## axi_gpio
module axi_gpio #(
    parameter int N_GPIOS = 32,
    parameter int AXI_ADDR_WIDTH = 12,
    parameter int AXI_DATA_WIDTH = 32
)(
   input aclk,
   input aresetn, 
   input  logic [N_GPIOS-1:0] gpio_in_raw ,
   output logic [N_GPIOS-1:0] gpio_out,
   output logic irq,  
   output logic arready,
   input logic [AXI_ADDR_WIDTH-1:0] araddr,
   input logic arvalid,
   output logic [AXI_DATA_WIDTH-1:0] rdata,
   output logic [1:0] rresp,
   output logic rvalid,
   input logic rready,
   input logic wvalid,
   output logic wready,
   input logic [AXI_DATA_WIDTH-1:0] wdata,
   input logic [AXI_DATA_WIDTH/8-1:0] wstrb,
   input logic bready,
   output logic bvalid,
   output logic [1:0] bresp,
   output logic awready,
   input logic [AXI_ADDR_WIDTH-1:0] awaddr,
   input logic awvalid
);
  localparam logic [31:0] VERSION = 32'h0001_0000;
  localparam int WORD_IDX_W = (AXI_ADDR_WIDTH >= 2) ? (AXI_ADDR_WIDTH-2) : 1;
  localparam logic [WORD_IDX_W-1:0] VERSION_WORD = 'h0B;  
  localparam logic [WORD_IDX_W-1:0] SCRATCH_WORD = 'h0C;  
  localparam logic [WORD_IDX_W-1:0] DIR_WORD       = 'h000;  
  localparam logic [WORD_IDX_W-1:0] OUT_WORD       = 'h001;  
  localparam logic [WORD_IDX_W-1:0] OUT_SET_WORD   = 'h002;  
  ...
==> flow/config.mk <==
export PLATFORM = sky130hd
export DESIGN_NAME = axi_gpio
export DESIGN_NICKNAME = axi_gpio
export VERILOG_FILES = /design/flow/design.v
export SDC_FILE = /design/flow/constraint.sdc
export NUM_CORES = 4
export LEC_CHECK = 0
export CAP_MARGIN = 15
export CORE_MARGIN = 2
export CORE_UTILIZATION = 72
export CTS_CLUSTER_SIZE = 21
export PLACE_DENSITY = 0.67
export SETUP_SLACK_MARGIN = 0.55
export SLEW_MARGIN = 20
==> flow/constraint.sdc <==
create_clock -name core_clock -period 2.12 [get_ports {aclk}]
set_input_delay 0.4240 -clock core_clock [delete_from_list [all_inputs] [get_ports {aclk}]]
set_output_delay 0.4240 -clock core_clock [all_outputs]
set_load 0.01 [all_outputs]
run.sh (not shown) runs the stock make flow with config.mk's settings and CLKGATE_MAP_FILE=.
The baseline stopped in 5_1_grt.
==> next run, changes <==
Settings changed: CAP_MARGIN 15 to 20, CORE_UTILIZATION 72 to 43, CTS_CLUSTER_SIZE 21 to unset, PLACE_DENSITY 0.67 to unset, SETUP_SLACK_MARGIN 0.55 to unset.
Clock period 2.12 ns to 3.82 ns, I/O delays scaled along.
What happened:
- The changed run passed the timing, DRC and antenna checks
- area after synthesis is unchanged
- die size rose by 66%
- synthesized cell count does not change

Starting RTL as in the previous note.
export LEC_CHECK = 0
export CAP_MARGIN = 10
export CORE_MARGIN = 2
export CORE_UTILIZATION = 72
export CTS_CLUSTER_DIAMETER = 355
export CTS_CLUSTER_SIZE = 15
export SETUP_SLACK_MARGIN = -0.23
export SLEW_MARGIN = 20
export TNS_END_PERCENT = 5
create_clock -name core_clock -period 2.32 [get_ports {aclk}]
The baseline finished with negative setup slack left.
Edit:
Settings changed: CAP_MARGIN 10 to 15, CTS_CLUSTER_DIAMETER 355 to not set, CTS_CLUSTER_SIZE 15 to 21, HOLD_SLACK_MARGIN set to 0.29, SETUP_SLACK_MARGIN -0.23 to -0.2, TNS_END_PERCENT 5 to not set.
Clock period 2.32 ns to 2.15 ns, I/O delays scaled along.
=>
- Now the flow ended with an error in global routing
- synthesized area does not change
- synthesized cell count does not change
- die area is unchanged
Edit:
Settings changed: CAP_MARGIN 15 to 20, CORE_UTILIZATION 72 to 57, CTS_CLUSTER_SIZE 21 to not set, HOLD_SLACK_MARGIN 0.29 to not set, SETUP_SLACK_MARGIN -0.2 to 1.0.
Clock period 2.15 ns to 3.75 ns, I/O delays scaled along.
Now the flow ran to the end with no violations.
Synthesized cell count stays the same.
Die area grows by about 26%.
Area after synthesis stays the same.
Edit:
Settings changed: ABC_AREA set to 1, CORE_UTILIZATION 57 to 72, PLACE_DENSITY_LB_ADDON set to 0.13, SETUP_SLACK_MARGIN 1.0 to not set.
Clock period 3.75 ns to 2.56 ns, I/O delays scaled along.
=> The changed run finished but failed the layout checks on negative setup slack; via count came out higher by about 28%; total power came out higher by about 60%; cell count came out higher by 24%; global-route usage came out higher by 11 points; sequential power came out higher by about 40%; non-clock buffer count came out higher by 78.
Edit:
Settings changed: ABC_AREA 1 to not set, CORE_UTILIZATION 72 to 71, CTS_CLUSTER_SIZE set to 33, PLACE_DENSITY set to 0.95, PLACE_DENSITY_LB_ADDON 0.13 to not set.
Clock period 2.56 ns to 1.95 ns, I/O delays scaled along.
After rerunning:
- With this change the flow did not get past global routing (GRT-0116)
- die size is lower by 1.5%
- area after synthesis fell by 2.9%
- synthesized cell count drops by 25%

Starting RTL as in the previous note.
// axi_gpio
module axi_gpio #(
    parameter int N_GPIOS = 32,
    parameter int AXI_ADDR_WIDTH = 12,
    parameter int AXI_DATA_WIDTH = 32
)(
   input aclk,
   input aresetn, 
   input  logic [N_GPIOS-1:0] gpio_in_raw ,
   output logic [N_GPIOS-1:0] gpio_out,
   output logic irq,  
   output logic arready,
   input logic [AXI_ADDR_WIDTH-1:0] araddr,
   input logic arvalid,
   output logic [AXI_DATA_WIDTH-1:0] rdata,
   output logic [1:0] rresp,
   output logic rvalid,
   input logic rready,
   input logic wvalid,
   output logic wready,
   input logic [AXI_DATA_WIDTH-1:0] wdata,
   input logic [AXI_DATA_WIDTH/8-1:0] wstrb,
   input logic bready,
   output logic bvalid,
   output logic [1:0] bresp,
   output logic awready,
   input logic [AXI_ADDR_WIDTH-1:0] awaddr,
   input logic awvalid
);
make LEC_CHECK=0 CAP_MARGIN=5 CORE_MARGIN=2 CORE_UTILIZATION=71 CTS_CLUSTER_SIZE=15 HOLD_SLACK_MARGIN=0.24 SETUP_SLACK_MARGIN=-0.18 SLEW_MARGIN=20 TNS_END_PERCENT=5 finish   # period 2.21 ns
The first run finished but failed the layout checks on setup timing.
Edit:
--- a/flow/config.mk
+++ b/flow/config.mk
@@ -8 +8 @@
-export CAP_MARGIN = 5
+export CAP_MARGIN = 20
@@ -10,4 +10 @@
-export CORE_UTILIZATION = 71
-export CTS_CLUSTER_SIZE = 15
-export HOLD_SLACK_MARGIN = 0.24
-export SETUP_SLACK_MARGIN = -0.18
+export CORE_UTILIZATION = 40
@@ -15 +11,0 @@
-export TNS_END_PERCENT = 5
==> flow/constraint.sdc (replaced) <==
create_clock -name core_clock -period 3.82 [get_ports {aclk}]
set_input_delay 0.7640 -clock core_clock [delete_from_list [all_inputs] [get_ports {aclk}]]
set_output_delay 0.7640 -clock core_clock [all_outputs]
set_load 0.01 [all_outputs]
Result: This time the run completed without violations; power falls by well over a third; synthesized cell count is unchanged; worst setup slack gets better by 0.70 ns; area after synthesis stays the same; cell count grows by a few percent; cell area falls by a few percent; sequential share of layout area increases by 1.8 points.

Setup of v45:
axi_gpio again, from the RTL that the note above started with.
make LEC_CHECK=0 CAP_MARGIN=20 CORE_MARGIN=2 CORE_UTILIZATION=72 CTS_CLUSTER_DIAMETER=375 CTS_CLUSTER_SIZE=21 HOLD_SLACK_MARGIN=0.29 PLACE_DENSITY_LB_ADDON=0.26 SETUP_SLACK_MARGIN=0.53 SLEW_MARGIN=20 TNS_END_PERCENT=5 finish   # period 2.13 ns
v45 -> stages 100% | layout checks FAIL | setup timing
Inputs modified between v45 and v40:
- clearing CTS_CLUSTER_DIAMETER, which used to be 375
- clearing HOLD_SLACK_MARGIN, which used to be 0.29
- clearing PLACE_DENSITY_LB_ADDON, which used to be 0.26
- swapping 72 for 64 in CORE_UTILIZATION
- clearing SETUP_SLACK_MARGIN, which used to be 0.53
- swapping 21 for 57 in CTS_CLUSTER_SIZE
- clearing TNS_END_PERCENT, which used to be 5
- swapping 2.13 for 4.1 in the clock period (ns, I/O delays scaled along)
Notes after the runs:
v40 | status: complete | timing, DRC, antenna: pass. Diff v45 -> v40: utilization of the core after routing dropped 17 points, slew at the pin with the worst max-slew slack rose 0.28 ns, detailed-route via count went down about 15%, setup slack on the worst flop-to-flop path shows an increase of 1.58 ns, worst slack at placement now larger. v40 does better than v45 on total length of routed wires. | worst setup slack after layout | v40 vs v45 | 1.14 ns higher |. Relative to v45, the final standard cell area without fillers measured on v40 has decreased by a little under 10%.
Modified inputs, v17 compared to v40
- CORE_UTILIZATION now 40, was 64
- SETUP_SLACK_MARGIN now 1.48, previously not set
- CTS_CLUSTER_DIAMETER now 230, previously not set
- CTS_CLUSTER_SIZE no longer set, was 57
- the clock period (ns, I/O delays scaled along) now 5.0, was 4.1
## What came out
On power, v17 does better than v40. The final reports for v17 and v40 show internal power summed over all cells lower in the former. Looking at number of non-filler instances in the completed layout across v40 and v17, the one that comes out higher is v17. Run comparison: v17 class of the most critical hold timing path flip-flop to flip-flop; v40 class of the most critical hold timing path primary input to asynchronous set/reset pin. Comparing v40 and v17, the lower count of clock-buffer cells in the layout is on v17. Compared with v40, v17 improves smallest hold slack. v40 vs v17, uppermost signal routing layer after detailed routing: met5 vs met4. | area overhead of the layout relative to synthesis | v17 vs v40 | 1.9 points higher |. Relative to v40, initial core utilization has decreased by 25 points in v17. v17 against v40: overall routed net length +3.7 mm; total non-filler cell area in the finished layout now sits higher; die size saw an increase; power consumed by sequential cells dropped about 18%.
What v36 does differently from v17 at the input level:
- SETUP_SLACK_MARGIN no longer set, was 1.48
- CTS_CLUSTER_SIZE now 15, previously not set
- CORE_UTILIZATION now 70, was 40
- CTS_CLUSTER_DIAMETER no longer set, was 230
- the clock period (ns, I/O delays scaled along) now 2.57, was 5.0
Notes after the runs:
Against v17, v36 comes in 42% lower on area of the die.
Diff v17 -> v36 | routed length on met3 | increase of about 70%
Sequential share of power, v36 and v17: lower on v17
v36: all stages done; final checks FAILED (setup timing).
## Diff of input files: v19 against v36
- CORE_UTILIZATION changed from 70 to 71
- PLACE_DENSITY newly set to 0.37
- CTS_CLUSTER_SIZE changed from 15 to 33
- HOLD_SLACK_MARGIN newly set to -0.1
- the clock period (ns, I/O delays scaled along) changed from 2.57 to 2.25
==> comparison <==
- Compared with v36, in v19 adder and majority gate portion of the synthesized area roughly the same, cell count after placement grew by about 2.6%.
- The post-synth tally of flip-flops with integrated enable of v19 and that of v36 are within noise of each other.
- Final HPWL from detailed placement on v19 is up relative to v36.
- The die size of v19 was superior to that of v36.
- Stage in which a tool error killed v19: global routing.
- Going from v36 to v19, horizontal die dimension shrank slightly.
- The core outline area of v19 is lower than that of v36.
- v19 vs v36, pre-CTS setup slack went down by 0.29 ns.
- Relative to v36, placed cell area increased by about 2.5% in v19.
- In v19, the number of buffers inserted during clock tree synthesis came out 1 above the value in v36.

axi_gpio again, from the RTL that the note above started with.
export LEC_CHECK = 0
export CAP_MARGIN = 40
export CELL_PAD_IN_SITES_DETAIL_PLACEMENT = 1
export CORE_MARGIN = 8
export CORE_UTILIZATION = 40
export GPL_TIMING_DRIVEN = 0
export MIN_ROUTING_LAYER = met2
export SLEW_MARGIN = 0
export TNS_END_PERCENT = 85
create_clock -name core_clock -period 5.0 [get_ports {aclk}]
The first run completed with no timing, DRC or antenna violations.
Edit:
ABC_AREA = 1   (was not set)
CAP_MARGIN = 20   (was 40)
CELL_PAD_IN_SITES_DETAIL_PLACEMENT = not set   (was 1)
CORE_MARGIN = 2   (was 8)
CTS_CLUSTER_DIAMETER = 230   (was not set)
GPL_TIMING_DRIVEN = not set   (was 0)
MAX_ROUTING_LAYER = met4   (was not set)
MIN_ROUTING_LAYER = not set   (was met2)
SETUP_SLACK_MARGIN = 1.48   (was not set)
SLEW_MARGIN = 10   (was 0)
TNS_END_PERCENT = not set   (was 85)
=>
- wire length fell by roughly a tenth
- final area rose slightly
- clock-buffer cell count fell by 17
- core utilization fell by 0.28 points
- clock power rose by a few percent
- combinational power rose by about a fifth
- final cell count rose by about a fifth
Edit:
ABC_AREA = not set   (was 1)
CORE_UTILIZATION = 70   (was 40)
CTS_CLUSTER_DIAMETER = not set   (was 230)
CTS_CLUSTER_SIZE = 24   (was not set)
MAX_ROUTING_LAYER = not set   (was met4)
SETUP_SLACK_MARGIN = not set   (was 1.48)
SLEW_MARGIN = 20   (was 10)
clock period = 4.09 ns   (was 5.0 ns; I/O delays follow)
Outcome: Final area goes down by 4.6%; count of clock-buffer cells in the layout goes up by 3; total power goes up by 9.5%.
Edit:
CORE_UTILIZATION = 71   (was 70)
CTS_CLUSTER_SIZE = 15   (was 24)
SETUP_SLACK_MARGIN = -0.18   (was not set)
clock period = 2.21 ns   (was 4.09 ns; I/O delays follow)
=> Now the flow completed and failed the layout checks on negative setup slack; total power went up by 91%; non-clock buffer count went up by 247; via count went up by 8.9%; hold slack improves by 9.6 ps; routed wire length went up by 17%; sequential power went up by 83%; die size went down by 1.4%; global-route usage went up by 4.0 points; core utilization went up by 7.2 points; final area went up by 8.2%; critical path depth does not change.
Edit:
CORE_UTILIZATION = 60   (was 71)
CTS_CLUSTER_SIZE = not set   (was 15)
SETUP_SLACK_MARGIN = not set   (was -0.18)
clock period = 2.2 ns   (was 2.21 ns; I/O delays follow)
=> The changed run finished but fails on negative setup slack. Count of clock-buffer cells in the layout went up by 12. Worst hold slack gains 7.1 ps. Worst setup slack gains 26 ps. Cell area went up by a little under a tenth. Total power went up slightly. Cell count went up by a few percent. Wire length went up by a few percent. Utilization went down by 7.3 points. Sequential power stays flat.
Edit:
CAP_MARGIN = 15   (was 20)
CORE_UTILIZATION = 68   (was 60)
CTS_CLUSTER_SIZE = 21   (was not set)
SETUP_SLACK_MARGIN = 0.55   (was not set)
TNS_END_PERCENT = 5   (was not set)
clock period = 2.12 ns   (was 2.2 ns; I/O delays follow)
After rerunning:
- The changed run completed and failed the layout checks on negative setup slack
- utilization grows by 7.9 points
- non-clock buffer count shrinks by 72
- critical path depth is unchanged
- synthesized cell count does not change
- worst setup slack loses 120 ps
- via count grows by a few percent

Setup of lane 1:
axi_gpio again, from the RTL that the note above started with.
Settings: LEC_CHECK=0, CAP_MARGIN=40, CELL_PAD_IN_SITES_DETAIL_PLACEMENT=1, CELL_PAD_IN_SITES_GLOBAL_PLACEMENT=1, CORE_MARGIN=7, CORE_UTILIZATION=40, CTS_CLUSTER_DIAMETER=224, GPL_ROUTABILITY_DRIVEN=0, GPL_TIMING_DRIVEN=1, HOLD_SLACK_MARGIN=0.14, MIN_ROUTING_LAYER=met2, SLEW_MARGIN=0, TNS_END_PERCENT=85; clock period 5.0 ns.
Lane 1 closes out successfully: all stages finished, all timing, DRC and antenna checks passed.
Modified inputs, lane 2 compared to lane 1
# lane 1
export LEC_CHECK = 0
export CAP_MARGIN = 40
export CELL_PAD_IN_SITES_DETAIL_PLACEMENT = 1
export CELL_PAD_IN_SITES_GLOBAL_PLACEMENT = 1
export CORE_MARGIN = 7
export CORE_UTILIZATION = 40
export CTS_CLUSTER_DIAMETER = 224
export GPL_ROUTABILITY_DRIVEN = 0
export GPL_TIMING_DRIVEN = 1
export HOLD_SLACK_MARGIN = 0.14
export MIN_ROUTING_LAYER = met2
export SLEW_MARGIN = 0
export TNS_END_PERCENT = 85
create_clock -name core_clock -period 5.0 [get_ports {aclk}]
# lane 2
export LEC_CHECK = 0
export CAP_MARGIN = 40
export CELL_PAD_IN_SITES_DETAIL_PLACEMENT = 1
export CELL_PAD_IN_SITES_GLOBAL_PLACEMENT = 1
export CORE_MARGIN = 7
export CORE_UTILIZATION = 40
export GPL_TIMING_DRIVEN = 1
export MIN_ROUTING_LAYER = met2
export SLEW_MARGIN = 0
export TNS_END_PERCENT = 85
create_clock -name core_clock -period 5.0 [get_ports {aclk}]
[summary]
In the tables for lane 1 and lane 2, time the worst path needs with I/O delays and setup reads higher with lane 2. Final-layout fill cell count, lane 1 and lane 2: larger value in lane 2. Lane 1 and lane 2 ended up with nearly the same total global routing overflow. Synthesis-to-finish area growth, lane 1 and lane 2: larger value in lane 1. The cell area on lane 2 is in line with that on lane 1. Final net count sits lower in lane 2 than in lane 1. Across both runs, met3 demand-to-capacity share in global routing was lower for lane 2 than for lane 1. Going from lane 1 to lane 2, number of clock buffers in the layout grew by a few percent.
Power is estimated from default activity; no workload was simulated.
